==> design/flow/config.mk <==
export PLATFORM = sky130hd
export DESIGN_NAME = LearningMachine
export DESIGN_NICKNAME = LearningMachine
export VERILOG_FILES = /design/flow/design.v
export SDC_FILE = /design/flow/constraint.sdc
export NUM_CORES = 4
export LEC_CHECK = 0
export ABC_AREA = 1
export CAP_MARGIN = 20
export CORE_ASPECT_RATIO = 0.5
export CORE_MARGIN = 2
export CORE_UTILIZATION = 72
export CTS_CLUSTER_DIAMETER = 400
export CTS_CLUSTER_SIZE = 100
export PLACE_DENSITY = 0.42
export SLEW_MARGIN = 20
==> design/flow/constraint.sdc <==
create_clock -name core_clock -period 5.42 [get_ports {clk}]
set_input_delay 1.0840 -clock core_clock [delete_from_list [all_inputs] [get_ports {clk}]]
set_output_delay 1.0840 -clock core_clock [all_outputs]
set_load 0.01 [all_outputs]
==> design/flow/design.v <==
`timescale 1ns/1ns
module Controller(input clk, rst, start, compare, flag, output InitYin, InitW1, InitW2, InitB, InitFlag, InitAlpha, LdX1, LdX2, LdT, Select2, LdYin, LdFlag, LdAlphaT, LdW1, LdW2, LdB,ReadEn,Ready, output [1:0] Select1, Sel1, Sel2);
	reg initYin, initW1, initW2, initB, initFlag, initAlpha, ldX1, ldX2, ldT, select2, ldYin, ldFlag, ldAlphaT, ldW1, ldW2, ldB;
	reg [1:0] select1, sel1, sel2;
	reg [3:0] ns, ps;
	reg ldCnt, cntDown;
	reg readEn, ready;
	wire co;
	reg [7:0] Cout;
	always@(ps, start, co, compare, flag)begin
		ns = 4'b0;
		case(ps)
			4'b0000: begin
				ns = (start)? 4'b0001 : 4'b0000;
			  end
			4'b0001: begin
				ns = 4'b0010;
				end
			4'b0010: begin
				ns = 4'b0011;
				end
			4'b0011: begin
				ns = 4'b0100;
				end
			4'b0100: begin
				ns = 4'b0101;
				end
			4'b0101: begin
				ns = compare ? 4'b0110 : 4'b1010;
				end
			4'b0110: begin
				ns = 4'b0111;
				end
			4'b0111: begin
				ns = 4'b1000;
				end
			4'b1000: begin
				ns = 4'b1001;
				end
			4'b1001: begin
				ns = 4'b1010;
				end
			4'b1010: begin
				ns = (co == 0) ? 4'b0010 : 
				     (flag == 1) ? 4'b1011 : 
				     (flag == 0) ? 4'b0000 : 4'b1010;
				end
			4'b1011: begin
			  ns = 4'b0010;
			  end
			default: ns = 4'b0000;
		endcase
	end
	always@(ps)begin
		{initYin, initW1, initW2, initB, initFlag, ldCnt, initAlpha, ldX1, ldX2, ldT, cntDown, select2, ldYin, ldFlag, ldAlphaT, ldW1, ldW2, ldB} = 18'b0;
		readEn = 1'b0;
		ready = 1'b0;
		select1 = 2'b0;
		sel1 = 2'b0;
		sel2 = 2'b0;
		case(ps)
			4'b0000: begin
				ready = 1;
			  end
			4'b0001: begin
				initW1 = 1;
				initW2 = 1;
				initB = 1;
				initYin = 1;
				ldCnt = 1;
				initAlpha = 1;
				end
			4'b0010: begin
				ldX1 = 1;
				ldX2 = 1;
				ldT = 1;
				cntDown = 1;
				readEn = 1;
				end
			4'b0011: begin
				sel1 = 2'b00;
				sel2 = 2'b01;
				select1 = 2'b01;
				select2 = 1;
				ldYin = 1;
				end
			4'b0100: begin
				sel1 = 2'b01;
				sel2 = 2'b10;
				select1 = 2'b00;
				select2 = 1;
				ldYin = 1;
				end
			4'b0101: begin
				end
			4'b0110: begin
				sel1 = 2'b10;
				sel2 = 2'b0;
				ldAlphaT = 1;
				ldFlag = 1;
				end
			4'b0111: begin
				sel1 = 2'b11;
				sel2 = 2'b01;
				select2 = 1;
				select1 = 2'b10;
				ldW1 = 1;
				end
			4'b1000: begin
				sel1 = 2'b11;
				sel2 = 2'b10;
				select2 = 1;
				select1 = 2'b11;
				ldW2 = 1;
				end
			4'b1001: begin
				select2 = 0;
				select1 = 2'b01;
				ldB = 1;
				end
			4'b1010: begin
				end
			4'b1011: begin
			  ldCnt = 1;
			  initFlag = 1;
			  end
		endcase
	end
	always@(posedge clk,posedge rst)begin
		if(rst) ps <= 4'b0000;
		else ps <= ns;
	end
	always@(posedge clk, posedge rst)begin
	  if(rst)
	    Cout = 8'b11001000;
	  else begin
	    if(ldCnt) Cout <= 8'b11001000;
	    else if(cntDown) Cout <= Cout - 1;
	  end
  end
  assign co = ~|{Cout};
  assign InitYin = initYin;
  assign InitW1 = initW1;
  assign InitW2 = initW2;
  assign InitB = initB;
  assign InitFlag = initFlag;
  assign LdCnt = ldCnt;
  assign InitAlpha = initAlpha;
  assign LdX1 = ldX1;
  assign LdX2 = ldX2;
  assign LdT = ldT;
  assign CntDown = cntDown;
  assign Select1 = select1;
  assign Select2 = select2;
  assign LdYin = ldYin;
  assign LdFlag = ldFlag;
  assign LdAlphaT = ldAlphaT;
  assign LdW1 = ldW1;
  assign LdW2 = ldW2;
  assign LdB = ldB;
  assign Sel1 = sel1;
  assign Sel2 = sel2;
  assign ReadEn = readEn;
  assign Ready = ready;
endmodule
`timescale 1ns/1ns
module FlagReg(input clk,rst,loadData,initVal, output out);
  reg outData;
  assign out = outData;
  always@(posedge clk, posedge rst)begin
    if(rst) outData <= 1'b0;
    else
    begin
      if(initVal) outData <= 1'b0;
      else
    begin
    if (loadData) outData <= 1'b1;
    else outData <= outData;
    end
  end
  end
endmodule
`timescale 1ns/1ns
module Reg2bit(input clk,rst,loadData,initVal, input [1:0] inData, output[1:0] out);
  reg [1:0] outData;
  assign out = outData;
  always@(posedge clk, posedge rst)begin
    if(rst) outData <= 2'b0;
    else
    begin
      if(initVal) outData <= 2'b0;
      else
    begin
    if (loadData) outData <= inData;
    else outData <= outData;
    end
  end
  end
endmodule
`timescale 1ns/1ns
module Reg3bit(input clk,rst,loadData,initVal, input [2:0] inData, output[2:0] out);
  reg [2:0] outData;
  assign out = outData;
  always@(posedge clk, posedge rst)begin
    if(rst) outData <= 3'b0;
    else
    begin
      if(initVal) outData <= 3'b0;
      else
    begin
    if (loadData) outData <= inData;
    else outData <= outData;
    end
  end
  end
endmodule
`timescale 1ns/1ns
module Reg7bit(input clk,rst,loadData,initVal, input [6:0] inData, output[6:0] out);
  reg [6:0] outData;
  assign out = outData;
  always@(posedge clk, posedge rst)begin
    if(rst) outData <= 7'b0;
    else
    begin
      if(initVal) outData <= 7'b0;
      else
    begin
    if (loadData) outData <= inData;
    else outData <= outData;
    end
  end
  end
endmodule
`timescale 1ns/1ns
module Reg14bit(input clk,rst,loadData,initVal, input [13:0] inData, output[13:0] out);
  reg [13:0] outData;
  assign out = outData;
  always@(posedge clk, posedge rst)begin
    if(rst) outData <= 14'b0;
    else
    begin
      if(initVal) outData <= 14'b0;
      else
    begin
    if (loadData) outData <= inData;
    else outData <= outData;
    end
  end
  end
endmodule
`timescale 1ns/1ns
module Mux2to1(input select, input [13:0]in1,in2, output [13:0]MuxOut);
  assign MuxOut = ~select ? in1 : in2;
endmodule
`timescale 1ns/1ns
module Mux4to1(input [1:0]select, input [13:0]in1,in2,in3,in4, output [13:0]MuxOut);
  assign MuxOut = select==2'b00 ? in1 :
          select==2'b01 ? in2 :
          select==2'b10 ? in3 :
          select==2'b11 ? in4 : 14'bz;
endmodule
`timescale 1ns/1ns
module adder( input [13:0] op1, op2, output [13:0] result );
  assign result = op1 + op2;
endmodule
`timescale 1ns/1ns
module multiplier( input [13:0] op1, op2, output [13:0] result );
  wire [27:0] w;
  wire signed [13:0] operand1,operand2;
  assign operand1 = op1;
  assign operand2 = op2;
  assign w = operand1 * operand2;
  assign result = w[21:8];
endmodule
`timescale 1ns/1ns
module DataPath(input clk,rst, input [6:0] x1Data,x2Data, input [1:0] tData, input InitYin, InitW1, InitW2, InitB, InitFlag, InitAlpha, LdX1, LdX2, LdT, Select2, LdYin, LdFlag, LdAlphaT, LdW1, LdW2, LdB, input [1:0]  Select1, Sel1, Sel2, output compare, flag, output[1:0] signYin, output[13:0] w1,w2,b,Yin);
  wire [6:0] x1,x2;
  wire [1:0] t;
  wire [2:0] alpha,alphaT;
  wire [13:0] AddOut,MultOut,MultOp1,MultOp2,AddOp1,AddOp2;
  wire [13:0] castedT,castedAlphaT,castedAlpha,castedX1,castedX2;
  assign castedT = t[1] ? {4'b1111, t, 8'b0}: {4'b0, t, 8'b0};
  assign castedAlphaT = alphaT[2] ? {5'b11111, alphaT, 6'b0}: {5'b0, alphaT, 6'b0};
  assign castedAlpha = alpha[2] ? {5'b11111, alpha, 6'b0}: {5'b0, alpha, 6'b0};
  assign castedX1 = x1[6] ? {3'b111, x1, 4'b0}: {3'b0, x1, 4'b0};
  assign castedX2 = x2[6] ? {3'b111, x2, 4'b0}: {3'b0, x2, 4'b0};
  FlagReg FLAG(clk,rst,LdFlag,InitFlag, flag);
  Reg2bit T(clk,rst,LdT,1'b0,tData,t);
  Reg3bit ALPHA(clk,rst,InitAlpha,1'b0,3'b011, alpha);
  Reg3bit ALPHAT(clk,rst,LdAlphaT,1'b0,MultOut[8:6], alphaT);
  Reg7bit X1(clk,rst,LdX1,1'b0,x1Data, x1);
  Reg7bit X2(clk,rst,LdX2,1'b0,x2Data, x2);
  Reg14bit W1(clk,rst,LdW1,InitW1,AddOut, w1);
  Reg14bit W2(clk,rst,LdW2,InitW2,AddOut, w2);
  Reg14bit B (clk,rst,LdB,InitB,AddOut, b);
  Reg14bit YIN (clk,rst,LdYin,InitYin,AddOut, Yin);
  Mux4to1 MULTOP1(Sel1,w1,w2,castedT,castedAlphaT, MultOp1);
  Mux4to1 MULTOP2(Sel2,castedAlpha,castedX1,castedX2,14'b0, MultOp2);
  Mux4to1 ADDOP1(Select1,Yin,b,w1,w2, AddOp1);
  Mux2to1 ADDOP2(Select2,castedAlphaT,MultOut, AddOp2);
  multiplier MULTIPLIER(MultOp1,MultOp2, MultOut);
  adder ADDER(AddOp1,AddOp2, AddOut);
  assign compare = (Yin == 14'b0) ? 1 : (Yin[13] ^ t[1]);
  assign signYin = Yin[13] ? 2'b11 : 2'b01;  
endmodule
`timescale 1ns/1ns
module LearningMachine(input clk,rst, start, input [6:0] x1Data,x2Data, input [1:0] tData, output[1:0] signYin, output[13:0] w1,w2,b,Yin,output ReadEn, Ready);
  wire [1:0]Select1, Sel1, Sel2;
  wire  flag, InitYin, InitW1, InitW2, InitB, InitFlag, InitAlpha, LdX1, LdX2, LdT, Select2, LdYin, LdFlag, LdAlphaT, LdW1, LdW2, LdB;
  Controller controller(clk, rst, start, compare, flag, InitYin, InitW1, InitW2, InitB, InitFlag, InitAlpha, LdX1, LdX2, LdT, Select2, LdYin, LdFlag, LdAlphaT, LdW1, LdW2, LdB, ReadEn, Ready, Select1, Sel1, Sel2);
  DataPath datapath(clk,rst, x1Data,x2Data, tData, InitYin, InitW1, InitW2, InitB, InitFlag, InitAlpha, LdX1, LdX2, LdT, Select2, LdYin, LdFlag, LdAlphaT, LdW1, LdW2, LdB, Select1, Sel1, Sel2, compare, flag, signYin, w1,w2,b,Yin);
endmodule
==> design/flow/run.sh <==
#!/bin/bash
# the make line also repeats each setting of config.mk as NAME=value (left out here)
make -C /OpenROAD-flow-scripts/flow DESIGN_CONFIG=/design/flow/config.mk WORK_HOME=/design/flow/orfs CLKGATE_MAP_FILE= finish
==> results of run 1 <==
metrics by stage:
stage	hold WS, ns
2_1_floorplan	0.434
3_3_place_gp	0.475
3_5_place_dp	0.469
==> flow report, run 1 <==
====================================================================================
Mux area share                                                                    0%
X dimension of the die                                                        164 um
Post-synthesis share of cell area spent on and-or and or-and gates             11.9%
Result of the run                                                       stopped before the end
Cells after Synth                                                               1191
Area fraction in and, or, nand and nor cells                                   22.5%
Area of the mapped netlist                                                9160 sq um
Die Y                                                                        83.8 um
Syn_area_per_cell                                                         7.69 sq um
Post-synth top cells                                                    nand2_1 (288), inv_1 (210), o21ai_0 (109)
Primary FF master, synth                                                     dfrtp_1
Count of input and output buffers                                                 77
Yosys warning tally                                                               10
Die Footprint                                                            13700 sq um
Top logic cell family in the synthesized netlist                         adder cells
Top cells, area                                                         dfrtp_1 (23%), fa_1 (18%), nand2_1 (12%)
Number of instances in the placed design                                        1610
Core Rows                                                                         29
Ys cells                                                                        1191
Most frequently used cell type in the post-synthesis netlist                 nand2_1
Area of the core                                                         12600 sq um
Total nets after synthesis                                                      1370
Total of flip-flops plus latches after synthesis                                  89
Top area contributor share                                                     23.5%
Yosys stat area                                                           9160 sq um
Sum of net half-perimeters after detailed placement                         27600 um
Number of enable flip-flop cells                                                   0
Post-synthesis adder-cell area fraction                                        28.7%
Portion of the post-synthesis area used by sequential elements                 24.3%
Stage where the flow stopped                                            clock tree synthesis (4_1_cts)
Async set or reset register ratio after synthesis                               100%
Post-synth top area cell                                                     dfrtp_1
Final estimated routing congestion in global placement                          1.04
Top-Level Pins                                                                    79
Cell Area, Placed                                                        11800 sq um
First error line in the log                                             [ERROR DPL-0038] Utilization greater than 100%, impossible to legalize
Parity-gate share of the synthesized area counting xor and xnor cells          1.63%
Initial Utilization                                                            73.0%
Setup slack after placement                                                 -2.39 ns
Distinct lib cells used                                                           45
====================================================================================
==> inputs of run 2 (changes only) <==
- ABC_AREA: 1 -> default
- CORE_ASPECT_RATIO: 0.5 -> default
- CORE_UTILIZATION: 72 -> 64
- CTS_CLUSTER_DIAMETER: 400 -> default
- CTS_CLUSTER_SIZE: 100 -> default
- PLACE_DENSITY: 0.42 -> default
- clock period: 5.42 -> 8.67 ns (I/O delays scaled with it)
==> run 2 against run 1 <==
Now clean on timing, DRC and antenna; synthesized cell count down 18%; die size grew 9.1%; area after synthesis shrank 2.3%.
==> flow report, run 2 <==
====================================================================================
Result of the run                                                       complete, no violations
Clock tree from TritonCTS                                                      built
R2R Path End                                                            datapath.YIN.outData[13]
Root buf cell                                                              clkbuf_16
Avg Vias per Cell                                                               6.02
Routed wire per std cell                                                     19.5 um
Final critical-path share of the clock period                                  94.8%
Smallest hold slack                                                         0.485 ns
Clock tree buffer depth                                                            2
Latest clock arrival within the worst-skew pair                              0.35 ns
Crit path DRT                                                                8.96 ns
Area fraction in and, or, nand and nor cells                                   16.3%
Number of instances in the placed design                                        1219
Area of the mapped netlist                                                8950 sq um
Vias in the first global route                                                  7309
Sort of element at the start of the critical path                               flop
Cells on worst reg2reg path                                                       30
Start point of the worst min-delay path                                 datapath.X1.outData[3]
Total nets after synthesis                                                      1155
Global route total overflow                                                        0
Number of buffers added by the clock tree synthesis step                           9
Total of flip-flops plus latches after synthesis                                  89
Post-synth top cells                                                    nand2_1 (195), inv_1 (96), dfrtp_1 (86)
Buffer and inverter count on the worst path                                        3
Initial Utilization                                                            65.0%
Ant diodes                                                                         0
Worst slew margin                                                              35.5%
Area of the core                                                         13800 sq um
Initial DRT Pass Iterations                                                        5
Logic depth of the worst path, buffers included                                   30
Slowest stage cell, crit path                                                   fa_1
Portion of the post-synthesis area used by sequential elements                 24.9%
Final-report max-slew violation count                                              0
Ys cells                                                                         976
Core occupancy in the finished layout                                          75.0%
Cell depth of the worst min-delay path                                             2
Tool warning count                                                                33
Parity-gate share of the synthesized area counting xor and xnor cells          5.02%
Maximum clock rate                                                           122 MHz
Worst Tran Pin Value                                                        0.964 ns
Die Footprint                                                            14900 sq um
Flop-to-flop setup slack                                                     0.45 ns
Number of design rule violations left after detail routing                         0
X dimension of the die                                                        122 um
Antenna violations before repair                                                   0
Critical R2R Launch                                                     controller.ps[0]
Setup slack after placement                                                 0.171 ns
Total GRT Usage                                                                34.2%
Count of input and output buffers                                                 77
Top layer reached by signal wires                                               met4
Count of vias placed by the detailed router                                     7433
Wire length of the first global-routing pass                                38800 um
Post-synthesis adder-cell area fraction                                        29.5%
Clock transition at path regs                                                0.07 ns
Number of routed nets with antenna violations                                      0
Top logic cell family in the synthesized netlist                         adder cells
Pin count of the biggest net entering global routing                              80
Min cycle time layout                                                        8.22 ns
Syn_area_per_cell                                                         9.17 sq um
Peak fanout along the critical path                                               11
Area Overhead vs Synth                                                         15.5%
Routed length on met3                                                        2000 um
Family with the most delay on the worst path                             adder cells
Mux area share                                                                 4.60%
Final estimated routing congestion in global placement                         0.928
Number of nets at the end of the flow                                           1229
Routed met1 length                                                          10300 um
Most frequently used cell type in the post-synthesis netlist                 nand2_1
H-tree depth                                                                       3
CTS Hold Buffers Added                                                             0
Final setup skew                                                          0.00782 ns
Core Rows                                                                         43
Starting DRC count in detailed routing                                           653
Yosys stat area                                                           8950 sq um
Top-Level Pins                                                                    79
Final setup margin                                                          0.453 ns
Die Y                                                                         122 um
Sum of net half-perimeters after detailed placement                         18800 um
Summed negative setup slack over all endpoints                                  0 ns
Maximum capacitance violations                                                     0
Routed Wire Length                                                          24100 um
Met2 wire length                                                            11100 um
Total count of hold-check failures in the final report                             0
Start point of the critical path                                        controller.ps[0]
Number of enable flip-flop cells                                                   0
Cells after Synth                                                                976
Top area contributor share                                                     24.0%
Distinct lib cells used                                                           70
Post-synthesis share of cell area spent on and-or and or-and gates             13.6%
Top cells, area                                                         dfrtp_1 (24%), fa_1 (19%), ha_1 (11%)
Worst setup EP type                                                             flop
Count of final setup violators                                                     0
Post-synth top area cell                                                     dfrtp_1
Max incr delay on CP                                                         0.55 ns
Endpoint arrival time on the critical path                                   8.51 ns
Primary FF master, synth                                                     dfrtp_1
Critical Path End                                                       datapath.YIN.outData[13]
Async set or reset register ratio after synthesis                               100%
Cell mode on critical path                                                      fa_1
Crit Path Category                                                      flop to flop
Kind of path behind the tightest hold check                             flop to flop
Yosys warning tally                                                               10
Tally of non-filler cells in the final layout                                   1235
Clk sink count                                                                    89
End point of the worst hold path                                        datapath.X1.outData[3]
RSZ-0062 raised after global routing                                              no
====================================================================================
-- run 2: layout make-up --
cell class	count	area (sq um)
Inverter	96	362
Clock inverter	6	75.1
Fill cell	1042	3440
Clock buffer	10	229
Multi-Input combinational cell	753	6250
Sequential cell	89	2230
Timing Repair Buffer	101	958
Tap cell	180	225
-- run 2: stage by stage --
step	cell area (sq um)
6_report	10300
5_1_grt	10300
4_1_cts	10300
3_5_place_dp	9950
3_3_place_gp	9950
2_1_floorplan	8950
-- run 2: repair_timing --
| action | 4_1_cts | 5_1_grt |
|---|---|---|
| buffers inserted | 0 | 0 |
| gates resized | 0 | 23 |
| setup endpoints to repair | 0 | 16 |
-- run 2: routing by layer --
metal / track usage (%) / up-vias
met5: 0 / -
met4: 13.1 / 0
met3: 6.92 / 51
met2: 51.7 / 370
met1: 48.8 / 3610
li1: - / 3402
==> inputs of run 3 (changes only) <==
- ABC_AREA: default -> 1
- CORE_UTILIZATION: 64 -> 72
- CTS_CLUSTER_DIAMETER: default -> 223
- CTS_CLUSTER_SIZE: default -> 37
- HOLD_SLACK_MARGIN: default -> 0.3
- PLACE_DENSITY_LB_ADDON: default -> 0.16
- clock period: 8.67 -> 7.43 ns (I/O delays scaled with it)
==> run 3 against run 2 <==
The run now fails in global routing (5_1_grt); die size shrank 8.7%; area after synthesis grew 2.4%; synthesized cell count grew 22%.
==> flow report, run 3 <==
====================================================================================
Yosys warning tally                                                               10
Die Footprint                                                            13600 sq um
First error line in the log                                             [ERROR GRT-0232] Routing congestion too high. Check the congestion heatmap in the GUI.
Area fraction in and, or, nand and nor cells                                   22.5%
Parity-gate share of the synthesized area counting xor and xnor cells          1.63%
Post-synthesis share of cell area spent on and-or and or-and gates             11.9%
Ys cells                                                                        1191
Yosys stat area                                                           9160 sq um
Root buf cell                                                              clkbuf_16
Top-Level Pins                                                                    79
Core Rows                                                                         41
Total GRT Usage                                                                83.2%
Initial Utilization                                                            73.2%
H-tree depth                                                                       3
Count of input and output buffers                                                 77
Clk sink count                                                                    89
X dimension of the die                                                        117 um
Result of the run                                                       stopped before the end
Async set or reset register ratio after synthesis                               100%
Number of buffers added by the clock tree synthesis step                           9
Stage where the flow stopped                                            global routing (5_1_grt)
Global route total overflow                                                       64
Primary FF master, synth                                                     dfrtp_1
Most frequently used cell type in the post-synthesis netlist                 nand2_1
Cells after Synth                                                               1191
Sum of net half-perimeters after detailed placement                         23500 um
Post-synth top cells                                                    nand2_1 (288), inv_1 (210), o21ai_0 (109)
Top area contributor share                                                     23.5%
Mux area share                                                                    0%
Post-synth top area cell                                                     dfrtp_1
Number of enable flip-flop cells                                                   0
Area of the core                                                         12500 sq um
Total nets after synthesis                                                      1370
Die Y                                                                         117 um
Syn_area_per_cell                                                         7.69 sq um
Top cells, area                                                         dfrtp_1 (23%), fa_1 (18%), nand2_1 (12%)
Distinct lib cells used                                                           45
Top logic cell family in the synthesized netlist                         adder cells
Clock tree buffer depth                                                            2
Post-synthesis adder-cell area fraction                                        28.7%
Area of the mapped netlist                                                9160 sq um
Final estimated routing congestion in global placement                         0.977
Cell Area, Placed                                                        10700 sq um
Portion of the post-synthesis area used by sequential elements                 24.3%
Total of flip-flops plus latches after synthesis                                  89
====================================================================================
==> run 3: layer usage <==
metal / GRT usage [%] / GRT overflow
met5: 47.8 / 0
met4: 78.7 / 22
met3: 76.8 / 1
met2: 95.0 / 39
met1: 82.3 / 2
==> run 3: timing repair <==
item                       in CTS
setup buffers                  12
setup endpoints to repair      20
gates resized                  47
pin swaps                      26
hold buffers                    0
==> run 3: metrics by stage <==
stage / setup TNS (ns) / worst slack, ns / instances
CTS: 0 / 0.000637 / 1529
global placement: 0 / 0.00579 / 1501
floorplan: 0 / 0.0201 / 1191
detailed placement: -6.14 / -0.477 / 1501
==> inputs of run 4 (changes only) <==
- ABC_AREA: 1 -> default
- CAP_MARGIN: 20 -> 25
- CORE_ASPECT_RATIO: default -> 1.7
- CORE_UTILIZATION: 72 -> 26
- CTS_CLUSTER_DIAMETER: 223 -> default
- CTS_CLUSTER_SIZE: 37 -> 36
- GPL_TIMING_DRIVEN: default -> 0
- HOLD_SLACK_MARGIN: 0.3 -> default
- PLACE_DENSITY_LB_ADDON: 0.16 -> 0.05
- SETUP_SLACK_MARGIN: default -> 2.59
- TNS_END_PERCENT: default -> 10
- clock period: 7.43 -> 10.4 ns (I/O delays scaled with it)
==> run 4 against run 3 <==
The run now finishes clean; synthesized cell count fell by 18%; area after synthesis fell by 2.3%; die size rose to 2.6 times the previous value.
==> flow report, run 4 <==
====================================================================================
Result of the run                                                       complete, no violations
Distinct lib cells used                                                           70
Yosys stat area                                                           8950 sq um
Top cells, area                                                         dfrtp_1 (24%), fa_1 (19%), ha_1 (11%)
Tally of non-filler cells in the final layout                                   1566
Routed wire per std cell                                                     20.9 um
Vias in the first global route                                                  8118
Ant diodes                                                                         0
Area of the mapped netlist                                                8950 sq um
Endpoint arrival time on the critical path                                   8.17 ns
Starting DRC count in detailed routing                                           233
Die Y                                                                         246 um
Slowest stage cell, crit path                                                   fa_1
Start point of the worst min-delay path                                 datapath.X1.outData[6]
Worst Tran Pin Value                                                        0.912 ns
Number of design rule violations left after detail routing                         0
Initial DRT Pass Iterations                                                        4
Post-synth top area cell                                                     dfrtp_1
Number of buffers added by the clock tree synthesis step                           9
Ys cells                                                                         976
Global route total overflow                                                        0
Number of enable flip-flop cells                                                   0
Clock tree buffer depth                                                            2
Clock transition at path regs                                                0.07 ns
Die Footprint                                                            36000 sq um
Final estimated routing congestion in global placement                         0.784
Kind of path behind the tightest hold check                             flop to flop
Crit path DRT                                                               10.65 ns
Total count of hold-check failures in the final report                             0
Smallest hold slack                                                         0.480 ns
Initial Utilization                                                            26.4%
H-tree depth                                                                       3
CTS Hold Buffers Added                                                             0
Cell depth of the worst min-delay path                                             2
Number of instances in the placed design                                        1505
Post-synth top cells                                                    nand2_1 (195), inv_1 (96), dfrtp_1 (86)
Total nets after synthesis                                                      1155
Clk sink count                                                                    89
Async set or reset register ratio after synthesis                               100%
Count of vias placed by the detailed router                                     7403
End point of the worst hold path                                        datapath.X1.outData[6]
Area fraction in and, or, nand and nor cells                                   16.3%
Min cycle time layout                                                        7.92 ns
Number of nets at the end of the flow                                           1290
Sort of element at the start of the critical path                               flop
Maximum clock rate                                                           126 MHz
Final-report max-slew violation count                                              0
Buffer and inverter count on the worst path                                        6
Logic depth of the worst path, buffers included                                   34
Core occupancy in the finished layout                                          34.2%
Routed Wire Length                                                          32700 um
Total GRT Usage                                                                18.9%
Most frequently used cell type in the post-synthesis netlist                 nand2_1
RSZ-0062 raised after global routing                                             yes
Area of the core                                                         33900 sq um
Worst setup EP type                                                             flop
Post-synthesis adder-cell area fraction                                        29.5%
Root buf cell                                                              clkbuf_16
Maximum capacitance violations                                                     0
Number of routed nets with antenna violations                                      0
Fill cell total of the finished layout                                          3687
Avg Vias per Cell                                                               4.73
Latest clock arrival within the worst-skew pair                              0.37 ns
Top area contributor share                                                     24.0%
Post-synthesis share of cell area spent on and-or and or-and gates             13.6%
Crit Path Category                                                      flop to flop
X dimension of the die                                                        146 um
Wire length of the first global-routing pass                                50700 um
Sum of net half-perimeters after detailed placement                         26700 um
Cells on worst reg2reg path                                                       34
Top logic cell family in the synthesized netlist                         adder cells
Cell mode on critical path                                                      fa_1
Critical Path End                                                       datapath.YIN.outData[13]
Area Overhead vs Synth                                                         29.4%
Final setup skew                                                           0.0123 ns
Final critical-path share of the clock period                                  76.1%
Family with the most delay on the worst path                             adder cells
Cells after Synth                                                                976
Antenna violations before repair                                                   0
Yosys warning tally                                                               10
R2R Path End                                                            datapath.YIN.outData[13]
Max incr delay on CP                                                         0.51 ns
Peak fanout along the critical path                                                7
Primary FF master, synth                                                     dfrtp_1
Critical R2R Launch                                                     controller.ps[1]
Syn_area_per_cell                                                         9.17 sq um
Parity-gate share of the synthesized area counting xor and xnor cells          5.02%
Worst slew margin                                                              39.2%
Top-Level Pins                                                                    79
Start point of the critical path                                        controller.ps[1]
Pin count of the biggest net entering global routing                              47
Tool warning count                                                                31
Core Rows                                                                         88
Flop-to-flop setup slack                                                     2.48 ns
Total of flip-flops plus latches after synthesis                                  89
Count of final setup violators                                                     0
Clock tree from TritonCTS                                                      built
Mux area share                                                                 4.60%
Count of input and output buffers                                                 77
Summed negative setup slack over all endpoints                                  0 ns
Portion of the post-synthesis area used by sequential elements                 24.9%
====================================================================================
-- run 4: repair_timing --
item / in CTS / in global routing
buffers inserted: 32 / 12
resized: 110 / 26
gates cloned: 0 / 0
endpoints found under the hold margin: 0 / 0
pin swaps: 59 / 26
setup endpoints to repair: 38 / 20
-- run 4: layout make-up --
| cell class | instances | area [sq um] | share of cell area, % |
|---|---|---|---|
| multi-input cells | 753 | 6690 | 57.7 |
| well taps | 450 | 563 | 4.86 |
| plain buffers | 38 | 274 | 2.37 |
| clock inverters | 6 | 48.8 | 0.421 |
| inverters | 96 | 372 | 3.21 |
| flip-flops and latches | 89 | 2230 | 19.3 |
| repair buffers | 124 | 1170 | 10.1 |
| clock buffers | 10 | 239 | 2.06 |
-- run 4: through the flow --
step / area, sq um / worst slack (ns)
after global routing: 11600 / 2.17
after floorplan: 8970 / 2.60
after global placement: 10300 / 0.529
after detailed placement: 10300 / 0.661
after CTS: 11400 / 2.38
final: 11600 / 2.48
-- run 4: per-layer routing --
metal | routed length (um) | share of wire [%] | GRT usage, % | vias to the layer above
met5 | 0 | 0 | 0 | -
met4 | 592 | 1.8 | 4.43 | 0
met3 | 677 | 2.1 | 1.73 | 20
met2 | 18900 | 58 | 38.4 | 99
met1 | 12600 | 38 | 20.8 | 3765
li1 | - | - | - | 3519
==> inputs of run 5 (changes only) <==
- CAP_MARGIN: 25 -> 10
- CORE_ASPECT_RATIO: 1.7 -> 1.51
- CORE_MARGIN: 2 -> 6
- CORE_UTILIZATION: 26 -> 68
- CTS_CLUSTER_DIAMETER: default -> 201
- CTS_CLUSTER_SIZE: 36 -> 94
- GPL_TIMING_DRIVEN: 0 -> 1
- MAX_ROUTING_LAYER: default -> met4
- MIN_ROUTING_LAYER: default -> met1
- PLACE_DENSITY: default -> 0.35
- PLACE_DENSITY_LB_ADDON: 0.05 -> default
- SETUP_SLACK_MARGIN: 2.59 -> -0.41
- SLEW_MARGIN: 20 -> 30
- TNS_END_PERCENT: 10 -> 5
- clock period: 10.4 -> 9.61 ns (I/O delays scaled with it)
==> run 5 against run 4 <==
Still clean on timing, DRC and antenna; synthesized cell count is the same; utilization grew 45 points; register-to-register slack lost 1.9 ns; setup slack lost 1.9 ns; non-clock buffer count shrank 72; cell count shrank 23%; fmax shrank 12%; clock-buffer cell count grew 1; critical endpoint unchanged.
==> flow report, run 5 <==
====================================================================================
Count of vias placed by the detailed router                                     7392
Ys cells                                                                         976
Count of final setup violators                                                     0
End point of the worst hold path                                        datapath.X2.outData[0]
Wire length of the first global-routing pass                                39000 um
Root buf cell                                                              clkbuf_16
Number of routed nets with antenna violations                                      0
Total count of hold-check failures in the final report                             0
Number of instances in the placed design                                        1187
Post-synthesis share of cell area spent on and-or and or-and gates             13.6%
Total nets after synthesis                                                      1155
Start point of the critical path                                        controller.ps[2]
Tally of non-filler cells in the final layout                                   1203
Min cycle time layout                                                        9.01 ns
Top-Level Pins                                                                    79
Latest clock arrival within the worst-skew pair                              0.34 ns
Number of enable flip-flop cells                                                   0
Yosys warning tally                                                               10
Crit Path Category                                                      flop to flop
Worst slew margin                                                              33.2%
Number of buffers added by the clock tree synthesis step                           9
Sum of net half-perimeters after detailed placement                         18900 um
Cell mode on critical path                                                      fa_1
Post-synthesis adder-cell area fraction                                        29.5%
Area of the core                                                         12900 sq um
Kind of path behind the tightest hold check                             flop to flop
Parity-gate share of the synthesized area counting xor and xnor cells          5.02%
X dimension of the die                                                        105 um
Worst Tran Pin Value                                                         1.00 ns
Clock tree buffer depth                                                            2
Portion of the post-synthesis area used by sequential elements                 24.9%
Total GRT Usage                                                                31.2%
R2R Path End                                                            datapath.YIN.outData[13]
Global route total overflow                                                        0
Endpoint arrival time on the critical path                                   9.28 ns
Async set or reset register ratio after synthesis                               100%
Core Rows                                                                         51
Family with the most delay on the worst path                             adder cells
Distinct lib cells used                                                           70
Area Overhead vs Synth                                                         13.7%
Initial Utilization                                                            69.4%
Routed wire per std cell                                                     20.0 um
Vias in the first global route                                                  7741
Sort of element at the start of the critical path                               flop
Routed Wire Length                                                          24100 um
H-tree depth                                                                       3
Flop-to-flop setup slack                                                     0.60 ns
Cell depth of the worst min-delay path                                             2
Start point of the worst min-delay path                                 datapath.X2.outData[0]
Critical Path End                                                       datapath.YIN.outData[13]
Clock transition at path regs                                                0.07 ns
Maximum clock rate                                                           111 MHz
Peak fanout along the critical path                                               22
Ant diodes                                                                         0
Initial DRT Pass Iterations                                                        5
Final setup skew                                                          0.00845 ns
Yosys stat area                                                           8950 sq um
Summed area of non-filler cells in the final layout                      10200 sq um
Buffer and inverter count on the worst path                                        3
Critical R2R Launch                                                     controller.ps[2]
Clk sink count                                                                    89
Result of the run                                                       complete, no violations
Top area contributor share                                                     24.0%
Final critical-path share of the clock period                                  93.7%
Post-synth top cells                                                    nand2_1 (195), inv_1 (96), dfrtp_1 (86)
Maximum capacitance violations                                                     0
Area of the mapped netlist                                                8950 sq um
Crit path DRT                                                                9.89 ns
Worst setup EP type                                                             flop
Total of flip-flops plus latches after synthesis                                  89
Number of nets at the end of the flow                                           1218
Avg Vias per Cell                                                               6.14
Area fraction in and, or, nand and nor cells                                   16.3%
Pin count of the biggest net entering global routing                              83
Smallest hold slack                                                         0.480 ns
Number of design rule violations left after detail routing                         0
Count of instances resized after the clock tree is built                           0
Fill cell total of the finished layout                                           875
Final estimated routing congestion in global placement                         0.999
Post-synth top area cell                                                     dfrtp_1
CTS Hold Buffers Added                                                             0
Final-report max-slew violation count                                              0
Most frequently used cell type in the post-synthesis netlist                 nand2_1
Syn_area_per_cell                                                         9.17 sq um
Slowest stage cell, crit path                                                dfrtp_1
Die Footprint                                                            16100 sq um
Clock tree from TritonCTS                                                      built
Core occupancy in the finished layout                                          79.0%
Top logic cell family in the synthesized netlist                         adder cells
Tool warning count                                                                31
Primary FF master, synth                                                     dfrtp_1
Max incr delay on CP                                                         0.76 ns
Cells after Synth                                                                976
Cells on worst reg2reg path                                                       30
Top cells, area                                                         dfrtp_1 (24%), fa_1 (19%), ha_1 (11%)
Mux area share                                                                 4.60%
Logic depth of the worst path, buffers included                                   30
Cell Area, Placed                                                         9850 sq um
Die Y                                                                         153 um
Starting DRC count in detailed routing                                           548
Setup bufs post-CTS                                                                0
Antenna violations before repair                                                   0
Count of input and output buffers                                                 77
====================================================================================
==> run 5: through the flow <==
step	setup slack [ns]	setup TNS [ns]
after global placement	1.01	0
after floorplan	1.55	0
after detailed placement	0.793	0
after global routing	-0.0602	-0.127
final	0.604	0
after CTS	0.689	0
==> run 5: final cells by class <==
class	count	area [sq um]	share of cell area, %
clock buffer	11	243	2.39
clock inverter	5	87.6	0.861
inverter	96	362	3.55
multi-input combinational	753	6180	60.8
sequential	89	2230	21.9
tap	159	199	1.95
timing repair buffer	90	872	8.57
==> run 5: metal layers <==
metal	track usage (%)	vias up	wire (um)
li1	-	3379	-
met1	38.0	3591	9220
met2	51.8	341	12400
met3	4.30	81	1520
met4	13.3	0	955
met5	-	-	0
==> inputs of run 6 (changes only) <==
- ABC_AREA: default -> 1
- CAP_MARGIN: 10 -> 20
- CORE_ASPECT_RATIO: 1.51 -> default
- CORE_MARGIN: 6 -> 2
- CORE_UTILIZATION: 68 -> 70
- CTS_CLUSTER_DIAMETER: 201 -> 215
- CTS_CLUSTER_SIZE: 94 -> 32
- GPL_TIMING_DRIVEN: 1 -> default
- MAX_ROUTING_LAYER: met4 -> default
- MIN_ROUTING_LAYER: met1 -> default
- PLACE_DENSITY: 0.35 -> default
- PLACE_DENSITY_LB_ADDON: default -> 0.14
- SETUP_SLACK_MARGIN: -0.41 -> 0.57
- SLEW_MARGIN: 30 -> 20
- TNS_END_PERCENT: 5 -> 40
- clock period: 9.61 -> 5.32 ns (I/O delays scaled with it)
==> run 6 against run 5 <==
The flow now stops in clock tree synthesis (4_1_cts); area after synthesis is 2.4% higher; die size is 13% lower; synthesized cell count is 22% higher.
==> flow report, run 6 <==
====================================================================================
Initial Utilization                                                            72.0%
Mux area share                                                                    0%
Top-Level Pins                                                                    79
Sum of net half-perimeters after detailed placement                         27300 um
Top logic cell family in the synthesized netlist                         adder cells
Area of the core                                                         12700 sq um
Result of the run                                                       stopped before the end
Primary FF master, synth                                                     dfrtp_1
Most frequently used cell type in the post-synthesis netlist                 nand2_1
Core Rows                                                                         41
Area of the mapped netlist                                                9160 sq um
Die Footprint                                                            14000 sq um
Final estimated routing congestion in global placement                         0.999
Total of flip-flops plus latches after synthesis                                  89
Ys cells                                                                        1191
Portion of the post-synthesis area used by sequential elements                 24.3%
Post-synth top area cell                                                     dfrtp_1
X dimension of the die                                                        118 um
Distinct lib cells used                                                           45
Syn_area_per_cell                                                         7.69 sq um
Stage where the flow stopped                                            clock tree synthesis (4_1_cts)
Post-synthesis adder-cell area fraction                                        28.7%
Number of enable flip-flop cells                                                   0
Top cells, area                                                         dfrtp_1 (23%), fa_1 (18%), nand2_1 (12%)
Top area contributor share                                                     23.5%
Number of instances in the placed design                                        1613
Count of input and output buffers                                                 77
Yosys warning tally                                                               10
Area fraction in and, or, nand and nor cells                                   22.5%
Async set or reset register ratio after synthesis                               100%
Die Y                                                                         118 um
Total nets after synthesis                                                      1370
Post-synthesis share of cell area spent on and-or and or-and gates             11.9%
Post-synth top cells                                                    nand2_1 (288), inv_1 (210), o21ai_0 (109)
Cells after Synth                                                               1191
Parity-gate share of the synthesized area counting xor and xnor cells          1.63%
First error line in the log                                             [ERROR DPL-0038] Utilization greater than 100%, impossible to legalize
Setup slack after placement                                                 -2.31 ns
Yosys stat area                                                           9160 sq um
====================================================================================
## run 6: per-stage QoR
step	util, %	hold WS [ns]	TNS [ns]	area, sq um
after floorplan	-	0.434	-43.90	9480
after global placement	93.1	0.467	-66.29	11800
after detailed placement	93.1	0.477	-86.78	11800
==> inputs of run 7 (changes only) <==
- ABC_AREA: 1 -> default
- CORE_UTILIZATION: 70 -> 60
- CTS_CLUSTER_DIAMETER: 215 -> default
- CTS_CLUSTER_SIZE: 32 -> default
- PLACE_DENSITY_LB_ADDON: 0.14 -> default
- SETUP_SLACK_MARGIN: 0.57 -> default
- TNS_END_PERCENT: 40 -> default
- clock period: 5.32 -> 6.31 ns (I/O delays scaled with it)
==> run 7 against run 6 <==
Area after synthesis down 2.3%; die size up 13%; the layout now fails its checks (negative setup slack); synthesized cell count down 18%.
==> flow report, run 7 <==
====================================================================================
Count of vias placed by the detailed router                                     8753
Crit Path Category                                                      flop to flop
Top cells, area                                                         dfrtp_1 (24%), fa_1 (19%), ha_1 (11%)
Core occupancy in the finished layout                                          88.7%
Mux area share                                                                 4.60%
Logic depth of the worst path, buffers included                                   31
Start point of the worst min-delay path                                 datapath.X2.outData[2]
Start point of the critical path                                        controller.ps[1]
Number of design rule violations left after detail routing                         0
Cells on worst reg2reg path                                                       31
Crit path DRT                                                                6.55 ns
Fail Reasons                                                            negative setup slack
Critical R2R Launch                                                     controller.ps[1]
Latest clock arrival within the worst-skew pair                              0.35 ns
Most frequently used cell type in the post-synthesis netlist                 nand2_1
Endpoint arrival time on the critical path                                   8.02 ns
Total nets after synthesis                                                      1155
Family with the most delay on the worst path                             adder cells
Core Rows                                                                         44
Count of input and output buffers                                                 77
H-tree depth                                                                       3
Area of the core                                                         14500 sq um
Worst slew margin                                                              26.6%
Ant diodes                                                                         0
Clock transition at path regs                                                0.07 ns
Final setup skew                                                          0.00921 ns
Distinct lib cells used                                                           70
Final-report max-slew violation count                                              0
Fill cell total of the finished layout                                           674
MI comb area                                                              7140 sq um
Peak fanout along the critical path                                                8
Min cycle time layout                                                        7.78 ns
Slowest stage cell, crit path                                                   fa_1
Final setup margin                                                          -1.47 ns
Buffer and inverter count on the worst path                                        3
Area of the mapped netlist                                                8950 sq um
End point of the worst hold path                                        datapath.X2.outData[2]
Starting DRC count in detailed routing                                           891
Routed Wire Length                                                          30700 um
Post-synthesis adder-cell area fraction                                        29.5%
Wire length of the first global-routing pass                                44900 um
Maximum capacitance violations                                                     0
Number of routed nets with antenna violations                                      0
Top area contributor share                                                     24.0%
Number of buffers added by the clock tree synthesis step                           9
Parity-gate share of the synthesized area counting xor and xnor cells          5.02%
Portion of the post-synthesis area used by sequential elements                 24.9%
Sort of element at the start of the critical path                               flop
Ys cells                                                                         976
Die Y                                                                         126 um
Cell mode on critical path                                                      fa_1
Primary FF master, synth                                                     dfrtp_1
Worst Tran Pin Value                                                         1.10 ns
Post-synth top cells                                                    nand2_1 (195), inv_1 (96), dfrtp_1 (86)
Syn_area_per_cell                                                         9.17 sq um
Async set or reset register ratio after synthesis                               100%
Yosys warning tally                                                               10
Initial DRT Pass Iterations                                                        6
Result of the run                                                       finished with violations
Maximum clock rate                                                           129 MHz
Final estimated routing congestion in global placement                         0.878
Clk sink count                                                                    89
Global route total overflow                                                        0
Routed wire per std cell                                                     21.3 um
Count of final setup violators                                                    41
Total count of hold-check failures in the final report                             0
Critical Path End                                                       datapath.YIN.outData[13]
Total of flip-flops plus latches after synthesis                                  89
Area fraction in and, or, nand and nor cells                                   16.3%
Tool warning count                                                                34
Flop-to-flop setup slack                                                    -1.47 ns
Top logic cell family in the synthesized netlist                         adder cells
Combined flip-flop and latch cell area                                    2230 sq um
Sum of net half-perimeters after detailed placement                         20900 um
Antenna violations before repair                                                   0
X dimension of the die                                                        126 um
Worst setup EP type                                                             flop
Clock tree buffer depth                                                            2
Initial Utilization                                                            61.6%
RSZ-0062 raised after global routing                                             yes
Avg Vias per Cell                                                               6.05
Setup slack after placement                                                 -1.39 ns
Cell depth of the worst min-delay path                                             2
Post-synth top area cell                                                     dfrtp_1
Die Footprint                                                            15900 sq um
Top-Level Pins                                                                    79
Final critical-path share of the clock period                                   123%
Pin count of the biggest net entering global routing                              79
Max incr delay on CP                                                         0.59 ns
Vias in the first global route                                                  8776
Area Overhead vs Synth                                                         44.1%
Kind of path behind the tightest hold check                             flop to flop
Post-synthesis share of cell area spent on and-or and or-and gates             13.6%
R2R Path End                                                            datapath.YIN.outData[13]
Cells after Synth                                                                976
Root buf cell                                                              clkbuf_16
Total GRT Usage                                                                35.9%
Number of nets at the end of the flow                                           1436
Yosys stat area                                                           8950 sq um
Summed negative setup slack over all endpoints                             -36.44 ns
Number of enable flip-flop cells                                                   0
Clock tree from TritonCTS                                                      built
====================================================================================
-- run 7: area by class of cell --
cell class / count / share of cell area, %
Sequential cell: 89 / 17.3
Inverter: 96 / 2.86
Tap cell: 184 / 1.78
Multi-Input combinational cell: 753 / 55.3
Clock inverter: 7 / 0.534
Clock buffer: 9 / 1.75
Timing Repair Buffer: 308 / 20.4
-- run 7: routing by layer --
| layer | routed length (um) | global-route usage [%] | vias to the layer above | part of all wire [%] |
|---|---|---|---|---|
| met5 | 0 | 0 | - | 0 |
| met4 | 1250 | 13.5 | 0 | 4.1 |
| met3 | 2700 | 7.09 | 120 | 8.8 |
| met2 | 14900 | 58.3 | 541 | 49 |
| met1 | 11800 | 48.3 | 4280 | 39 |
| li1 | - | - | 3812 | - |
-- run 7: timing repair --
item / in CTS / in global routing
resized: 87 / 88
gates cloned: 1 / 1
buffers inserted: 28 / 18
endpoints found under the setup margin: 40 / 48
pin swaps: 61 / 49
hold buffers: 0 / 0
-- run 7: metrics by stage --
stage	cells	instance area [sq um]	hold WS [ns]
after floorplan	976	9300	0.445
after global placement	1384	11500	0.463
after detailed placement	1384	11500	0.472
after CTS	1429	12400	0.489
after global routing	1446	12900	0.507
final	1446	12900	0.484
==> inputs of run 8 (changes only) <==
- ABC_AREA: default -> 1
- CAP_MARGIN: 20 -> 0
- CELL_PAD_IN_SITES_DETAIL_PLACEMENT: default -> 1
- CELL_PAD_IN_SITES_GLOBAL_PLACEMENT: default -> 2
- CORE_ASPECT_RATIO: default -> 1.47
- CORE_MARGIN: 2 -> 5
- CORE_UTILIZATION: 60 -> 40
- CTS_CLUSTER_SIZE: default -> 48
- GPL_ROUTABILITY_DRIVEN: default -> 0
- GPL_TIMING_DRIVEN: default -> 0
- HOLD_SLACK_MARGIN: default -> 0.15
- MAX_ROUTING_LAYER: default -> met5
- MIN_ROUTING_LAYER: default -> met2
- PLACE_DENSITY_LB_ADDON: default -> 0.18
- SETUP_SLACK_MARGIN: default -> 3.6
- SLEW_MARGIN: 20 -> 30
- clock period: 6.31 -> 13.0 ns (I/O delays scaled with it)
==> run 8 against run 7 <==
Now clean on timing, DRC and antenna; synthesized cell count increased by 22%; final area down 17%; clock skew down 0.0011 ns; critical path type unchanged; via count is 29% higher; critical path depth is 10 higher; global-route usage down 0.15 points; wire length up 0.78%; clock-buffer cell count increased by 2; utilization down 42 points.
==> flow report, run 8 <==
====================================================================================
Critical Path End                                                       datapath.YIN.outData[13]
Latest clock arrival within the worst-skew pair                              0.35 ns
Async set or reset register ratio after synthesis                               100%
Area fraction in and, or, nand and nor cells                                   22.5%
Count of vias placed by the detailed router                                    11300
Area Overhead vs Synth                                                         17.1%
R2R Path End                                                            datapath.YIN.outData[13]
Core Rows                                                                         67
Area of the core                                                         22700 sq um
Number of buffers added by the clock tree synthesis step                           9
Top logic cell family in the synthesized netlist                         adder cells
Number of design rule violations left after detail routing                         0
Initial Utilization                                                            40.3%
Die Y                                                                         194 um
Post-synthesis adder-cell area fraction                                        28.7%
Peak fanout along the critical path                                               10
Final setup skew                                                          0.00815 ns
Worst Tran Pin Value                                                        0.672 ns
Total count of hold-check failures in the final report                             0
Cell depth of the worst min-delay path                                             2
Portion of the post-synthesis area used by sequential elements                 24.3%
Total nets after synthesis                                                      1370
Clock tree from TritonCTS                                                      built
Buffer and inverter count on the worst path                                        6
Crit path DRT                                                               13.24 ns
Max incr delay on CP                                                         0.53 ns
Cells on worst reg2reg path                                                       41
Final-report max-slew violation count                                              0
Top cells, area                                                         dfrtp_1 (23%), fa_1 (18%), nand2_1 (12%)
Starting DRC count in detailed routing                                          1853
Post-synth top area cell                                                     dfrtp_1
Final critical-path share of the clock period                                  68.4%
Count of input and output buffers                                                 77
Pin count of the biggest net entering global routing                              60
Final setup margin                                                           4.11 ns
Die Footprint                                                            26100 sq um
Kind of path behind the tightest hold check                             flop to flop
Syn_area_per_cell                                                         7.69 sq um
Top-Level Pins                                                                    79
Min cycle time layout                                                        8.89 ns
Total GRT Usage                                                                35.8%
Post-synth top cells                                                    nand2_1 (288), inv_1 (210), o21ai_0 (109)
Cells after Synth                                                               1191
Slowest stage cell, crit path                                                   fa_1
Summed negative setup slack over all endpoints                                  0 ns
Maximum capacitance violations                                                     0
Number of nets at the end of the flow                                           1459
Cell mode on critical path                                                   nand2_1
End point of the worst hold path                                        datapath.ALPHA.outData[0]
Critical R2R Launch                                                     controller.ps[1]
H-tree depth                                                                       3
Ys cells                                                                        1191
Routed Wire Length                                                          31000 um
X dimension of the die                                                        135 um
Most frequently used cell type in the post-synthesis netlist                 nand2_1
Family with the most delay on the worst path                             adder cells
Antenna violations before repair                                                   0
Top area contributor share                                                     23.5%
Logic depth of the worst path, buffers included                                   41
Worst slew margin                                                              55.2%
Clk sink count                                                                    89
Post-synthesis share of cell area spent on and-or and or-and gates             11.9%
Setup slack after placement                                                  3.74 ns
Number of enable flip-flop cells                                                   0
Mux area share                                                                    0%
Tool warning count                                                                29
Total of flip-flops plus latches after synthesis                                  89
Global route total overflow                                                        0
Clock transition at path regs                                                0.07 ns
Initial DRT Pass Iterations                                                        6
Primary FF master, synth                                                     dfrtp_1
Vias in the first global route                                                 13100
Worst setup EP type                                                             flop
RSZ-0062 raised after global routing                                              no
Yosys warning tally                                                               10
Avg Vias per Cell                                                               7.08
Root buf cell                                                              clkbuf_16
Count of final setup violators                                                     0
Sum of net half-perimeters after detailed placement                         25100 um
Count of instances resized after the clock tree is built                           0
Clock tree buffer depth                                                            2
Setup bufs post-CTS                                                                0
Area of the mapped netlist                                                9160 sq um
Endpoint arrival time on the critical path                                   9.13 ns
Yosys stat area                                                           9160 sq um
CTS Hold Buffers Added                                                             0
Sort of element at the start of the critical path                               flop
Result of the run                                                       complete, no violations
Crit Path Category                                                      flop to flop
Maximum clock rate                                                           112 MHz
Number of routed nets with antenna violations                                      0
Flop-to-flop setup slack                                                     4.11 ns
Start point of the critical path                                        controller.ps[1]
Start point of the worst min-delay path                                 datapath.ALPHA.outData[0]
Distinct lib cells used                                                           45
Routed wire per std cell                                                     19.4 um
Parity-gate share of the synthesized area counting xor and xnor cells          1.63%
Wire length of the first global-routing pass                                49200 um
====================================================================================
==> run 8: metrics by stage <==
stage	util, %	cell area, sq um	cells	hold slack, ns
after global routing	47.2	10700	1595	0.508
after floorplan	-	9160	1191	0.423
after global placement	45.4	10300	1578	0.438
after detailed placement	45.6	10400	1579	0.470
final	47.2	10700	1596	0.483
after CTS	46.8	10600	1595	0.486
==> run 8: layout make-up <==
| class | count | area (sq um) |
|---|---|---|
| sequential | 89 | 2230 |
| tap | 310 | 388 |
| clock inverter | 5 | 32.5 |
| multi-input combinational | 844 | 6030 |
| clock buffer | 11 | 233 |
| antenna | 1 | 2.50 |
| inverter | 231 | 875 |
| fill | 2829 | 12000 |
| timing repair buffer | 78 | 798 |
| buffer | 27 | 139 |
==> run 8: metal layers <==
metal / GRT usage (%) / share of wire, %
met4: 7.36 / 8.3
met3: 43.3 / 35
met2: 47.1 / 56
met5: 7.28 / 0.29
met1: - / 0
==> inputs of run 9 (changes only) <==
- ABC_AREA: 1 -> default
- CAP_MARGIN: 0 -> 20
- CELL_PAD_IN_SITES_DETAIL_PLACEMENT: 1 -> default
- CELL_PAD_IN_SITES_GLOBAL_PLACEMENT: 2 -> default
- CORE_ASPECT_RATIO: 1.47 -> default
- CORE_MARGIN: 5 -> 9
- CORE_UTILIZATION: 40 -> 63
- CTS_CLUSTER_DIAMETER: default -> 371
- CTS_CLUSTER_SIZE: 48 -> 99
- GPL_ROUTABILITY_DRIVEN: 0 -> default
- GPL_TIMING_DRIVEN: 0 -> default
- HOLD_SLACK_MARGIN: 0.15 -> default
- MAX_ROUTING_LAYER: met5 -> default
- MIN_ROUTING_LAYER: met2 -> default
- PLACE_DENSITY_LB_ADDON: 0.18 -> default
- SETUP_SLACK_MARGIN: 3.6 -> default
- SLEW_MARGIN: 30 -> 20
- TNS_END_PERCENT: default -> 5
- clock period: 13.0 -> 12.0 ns (I/O delays scaled with it)
==> run 9 against run 8 <==
Still clean; register-to-register slack got worse by 1.3 ns; clock-buffer cell count fell by 1; flip-flop count did not move; synthesized cell count fell by 18%; critical path type unchanged; critical endpoint unchanged; highest routed layer is now met4.
==> flow report, run 9 <==
====================================================================================
Result of the run                                                       complete, no violations
Crit Path Category                                                      flop to flop
Antenna violations before repair                                                   0
Final-report max-slew violation count                                              0
Summed area of non-filler cells in the final layout                      10100 sq um
Syn_area_per_cell                                                         9.17 sq um
Post-synthesis share of cell area spent on and-or and or-and gates             13.6%
Ys cells                                                                         976
Routed wire per std cell                                                     19.2 um
X dimension of the die                                                        137 um
Start point of the worst min-delay path                                 datapath.X1.outData[3]
Distinct lib cells used                                                           70
Global route total overflow                                                        0
Top logic cell family in the synthesized netlist                         adder cells
Total nets after synthesis                                                      1155
Yosys stat area                                                           8950 sq um
Max incr delay on CP                                                         0.87 ns
Cell Area, Placed                                                         9840 sq um
Final setup skew                                                          0.00949 ns
Yosys warning tally                                                               10
Mux area share                                                                 4.60%
Latest clock arrival within the worst-skew pair                              0.35 ns
Sum of net half-perimeters after detailed placement                         18600 um
Buffer and inverter count on the worst path                                        3
Sort of element at the start of the critical path                               flop
Total GRT Usage                                                                26.4%
Family with the most delay on the worst path                             adder cells
Post-synthesis adder-cell area fraction                                        29.5%
Endpoint arrival time on the critical path                                   9.45 ns
Cell depth of the worst min-delay path                                             2
Critical Path End                                                       datapath.YIN.outData[13]
Start point of the critical path                                        controller.ps[3]
Pin count of the biggest net entering global routing                              49
Top area contributor share                                                     24.0%
Post-synth top cells                                                    nand2_1 (195), inv_1 (96), dfrtp_1 (86)
End point of the worst hold path                                        datapath.X1.outData[3]
Area Overhead vs Synth                                                         13.3%
Vias in the first global route                                                  7223
Number of enable flip-flop cells                                                   0
Min cycle time layout                                                        9.17 ns
Post-synth top area cell                                                     dfrtp_1
Final critical-path share of the clock period                                  76.4%
Area of the mapped netlist                                                8950 sq um
Cells after Synth                                                                976
R2R Path End                                                            datapath.YIN.outData[13]
Area of the core                                                         13900 sq um
CTS Hold Buffers Added                                                             0
Final estimated routing congestion in global placement                         0.910
Number of buffers added by the clock tree synthesis step                           9
Avg Vias per Cell                                                               5.91
Slowest stage cell, crit path                                                dfrtp_1
Setup bufs post-CTS                                                                0
RSZ-0062 raised after global routing                                              no
Wire length of the first global-routing pass                                38600 um
Tool warning count                                                                31
Initial Utilization                                                            64.5%
Maximum clock rate                                                           109 MHz
Logic depth of the worst path, buffers included                                   33
Top-Level Pins                                                                    79
Clock tree from TritonCTS                                                      built
Die Y                                                                         137 um
Parity-gate share of the synthesized area counting xor and xnor cells          5.02%
Async set or reset register ratio after synthesis                               100%
Total of flip-flops plus latches after synthesis                                  89
Critical R2R Launch                                                     controller.ps[3]
Number of nets at the end of the flow                                           1215
Most frequently used cell type in the post-synthesis netlist                 nand2_1
Root buf cell                                                              clkbuf_16
Number of design rule violations left after detail routing                         0
Flop-to-flop setup slack                                                     2.83 ns
Worst Tran Pin Value                                                        0.990 ns
Clock transition at path regs                                                0.07 ns
Count of vias placed by the detailed router                                     7217
Peak fanout along the critical path                                               22
Portion of the post-synthesis area used by sequential elements                 24.9%
Clk sink count                                                                    89
Maximum capacitance violations                                                     0
Number of routed nets with antenna violations                                      0
Final setup margin                                                           2.83 ns
H-tree depth                                                                       3
Die Footprint                                                            18800 sq um
Total count of hold-check failures in the final report                             0
Worst setup EP type                                                             flop
Setup slack after placement                                                  2.87 ns
Primary FF master, synth                                                     dfrtp_1
Top cells, area                                                         dfrtp_1 (24%), fa_1 (19%), ha_1 (11%)
Ant diodes                                                                         0
Crit path DRT                                                               12.28 ns
Kind of path behind the tightest hold check                             flop to flop
Cells on worst reg2reg path                                                       33
Count of final setup violators                                                     0
Starting DRC count in detailed routing                                           650
Clock tree buffer depth                                                            2
Count of instances resized after the clock tree is built                           0
Summed negative setup slack over all endpoints                                  0 ns
Core occupancy in the finished layout                                          73.1%
Core Rows                                                                         43
Initial DRT Pass Iterations                                                        5
Area fraction in and, or, nand and nor cells                                   16.3%
Routed Wire Length                                                          23500 um
Count of input and output buffers                                                 77
Worst slew margin                                                              34.0%
====================================================================================
## run 9: cell type report
class / instances / area (sq um)
multi-input cells: 753 / 6180
fillers: 1074 / 3740
clock buffers: 10 / 239
clock inverters: 6 / 56.3
flip-flops and latches: 89 / 2230
well taps: 180 / 225
repair buffers: 87 / 846
inverters: 96 / 362
## run 9: metal layers
metal  global-route usage [%]  vias to the layer above  routed length [um]
met3                     5.91                       23                1620
met2                     41.2                      245               10900
met5                        0                        -                   0
met4                     5.14                        0                 218
met1                     37.2                     3577               10800
li1                         -                     3372                   -
## run 9: per-stage QoR
stage / cells / hold WS (ns)
2_1_floorplan: 976 / 0.445
3_3_place_gp: 1205 / 0.458
3_5_place_dp: 1205 / 0.465
4_1_cts: 1221 / 0.482
5_1_grt: 1221 / 0.511
6_report: 1221 / 0.479
==> inputs of run 10 (changes only) <==
- CORE_MARGIN: 9 -> 2
- CORE_UTILIZATION: 63 -> 68
- CTS_CLUSTER_DIAMETER: 371 -> default
- CTS_CLUSTER_SIZE: 99 -> 12
- HOLD_SLACK_MARGIN: default -> 0.23
- MAX_ROUTING_LAYER: default -> met4
- MIN_ROUTING_LAYER: default -> met1
- PLACE_DENSITY_LB_ADDON: default -> 0.2
- TNS_END_PERCENT: 5 -> default
- clock period: 12.0 -> 13.7 ns (I/O delays scaled with it)
==> run 10 against run 9 <==
Clock-buffer cell count stayed put; first-iteration DRC count fell by 4.9%; wire length up 0.58%; critical endpoint unchanged.
==> flow report, run 10 <==
====================================================================================
Final-report max-slew violation count                                              0
Area Overhead vs Synth                                                         13.1%
R2R Path End                                                            datapath.YIN.outData[13]
Number of enable flip-flop cells                                                   0
Yosys stat area                                                           8950 sq um
Post-synth top cells                                                    nand2_1 (195), inv_1 (96), dfrtp_1 (86)
Async set or reset register ratio after synthesis                               100%
H-tree depth                                                                       3
Total of flip-flops plus latches after synthesis                                  89
RSZ-0062 raised after global routing                                              no
Sort of element at the start of the critical path                               flop
Start point of the critical path                                        controller.ps[3]
Number of nets at the end of the flow                                           1214
Count of instances resized after the clock tree is built                           0
Cell mode on critical path                                                      fa_1
Final critical-path share of the clock period                                  67.2%
Family with the most delay on the worst path                             adder cells
Critical Path End                                                       datapath.YIN.outData[13]
Number of buffers added by the clock tree synthesis step                           9
Sum of net half-perimeters after detailed placement                         18500 um
Cells on worst reg2reg path                                                       30
Total GRT Usage                                                                36.6%
Result of the run                                                       complete, no violations
Cells after Synth                                                                976
Crit path DRT                                                               13.98 ns
Number of design rule violations left after detail routing                         0
Flop-to-flop setup slack                                                     4.49 ns
Root buf cell                                                              clkbuf_16
Final estimated routing congestion in global placement                         0.970
Count of input and output buffers                                                 77
Initial Utilization                                                            70.4%
Clock transition at path regs                                                0.07 ns
Total count of hold-check failures in the final report                             0
Ant diodes                                                                         0
Setup bufs post-CTS                                                                0
Primary FF master, synth                                                     dfrtp_1
Summed negative setup slack over all endpoints                                  0 ns
Count of vias placed by the detailed router                                     7431
Mux area share                                                                 4.60%
Worst slew margin                                                              35.0%
Number of instances in the placed design                                        1196
Smallest hold slack                                                         0.476 ns
Starting DRC count in detailed routing                                           618
Slowest stage cell, crit path                                                dfrtp_1
Routed Wire Length                                                          23600 um
Final setup margin                                                           4.49 ns
Initial DRT Pass Iterations                                                        5
Final setup skew                                                           0.0110 ns
Clock tree buffer depth                                                            2
Most frequently used cell type in the post-synthesis netlist                 nand2_1
Avg Vias per Cell                                                               6.13
Area of the core                                                         12700 sq um
Endpoint arrival time on the critical path                                   9.50 ns
Core occupancy in the finished layout                                          79.6%
Area fraction in and, or, nand and nor cells                                   16.3%
Min cycle time layout                                                        9.21 ns
Buffer and inverter count on the worst path                                        3
Antenna violations before repair                                                   0
Parity-gate share of the synthesized area counting xor and xnor cells          5.02%
Tool warning count                                                                29
Pin count of the biggest net entering global routing                              55
Total nets after synthesis                                                      1155
X dimension of the die                                                        119 um
Post-synthesis share of cell area spent on and-or and or-and gates             13.6%
Max incr delay on CP                                                         0.85 ns
Peak fanout along the critical path                                               22
Setup slack after placement                                                  4.57 ns
Clk sink count                                                                    89
Maximum clock rate                                                           109 MHz
Post-synthesis adder-cell area fraction                                        29.5%
Global route total overflow                                                        0
Logic depth of the worst path, buffers included                                   30
Die Y                                                                         119 um
Number of routed nets with antenna violations                                      0
Portion of the post-synthesis area used by sequential elements                 24.9%
Top area contributor share                                                     24.0%
Crit Path Category                                                      flop to flop
Top-Level Pins                                                                    79
Top cells, area                                                         dfrtp_1 (24%), fa_1 (19%), ha_1 (11%)
Latest clock arrival within the worst-skew pair                              0.35 ns
Critical R2R Launch                                                     controller.ps[3]
Routed wire per std cell                                                     19.5 um
Tally of non-filler cells in the final layout                                   1212
Wire length of the first global-routing pass                                39200 um
Syn_area_per_cell                                                         9.17 sq um
Yosys warning tally                                                               10
Maximum capacitance violations                                                     0
Post-synth top area cell                                                     dfrtp_1
Core Rows                                                                         41
Distinct lib cells used                                                           70
Vias in the first global route                                                  7559
Worst setup EP type                                                             flop
Area of the mapped netlist                                                8950 sq um
Worst Tran Pin Value                                                        0.972 ns
Clock tree from TritonCTS                                                      built
Kind of path behind the tightest hold check                             flop to flop
Ys cells                                                                         976
CTS Hold Buffers Added                                                             0
End point of the worst hold path                                        datapath.X2.outData[0]
Die Footprint                                                            14100 sq um
Top logic cell family in the synthesized netlist                         adder cells
Count of final setup violators                                                     0
Start point of the worst min-delay path                                 datapath.X2.outData[0]
Cell depth of the worst min-delay path                                             2
====================================================================================
-- run 10: layout make-up --
| cell class | count | area [sq um] |
|---|---|---|
| multi-input cells | 753 | 6180 |
| fillers | 905 | 2600 |
| flip-flops and latches | 89 | 2230 |
| repair buffers | 86 | 838 |
| inverters | 96 | 362 |
| clock buffers | 10 | 239 |
| well taps | 172 | 215 |
| clock inverters | 6 | 56.3 |
-- run 10: stage by stage --
stage	area, sq um
CTS	10100
global route	10100
finish	10100
global placement	9830
floorplan	8950
detailed placement	9830
-- run 10: per-layer routing --
metal  wire length (um)  vias up  part of all wire (%)  global-route usage, %
met5                  0        -                     0                      -
met1               9640     3590                    41                   50.4
met2              11100      411                    47                   56.7
li1                   -     3377                     -                      -
met3               2330       53                   9.9                   6.61
met4                515        0                   2.2                   9.82
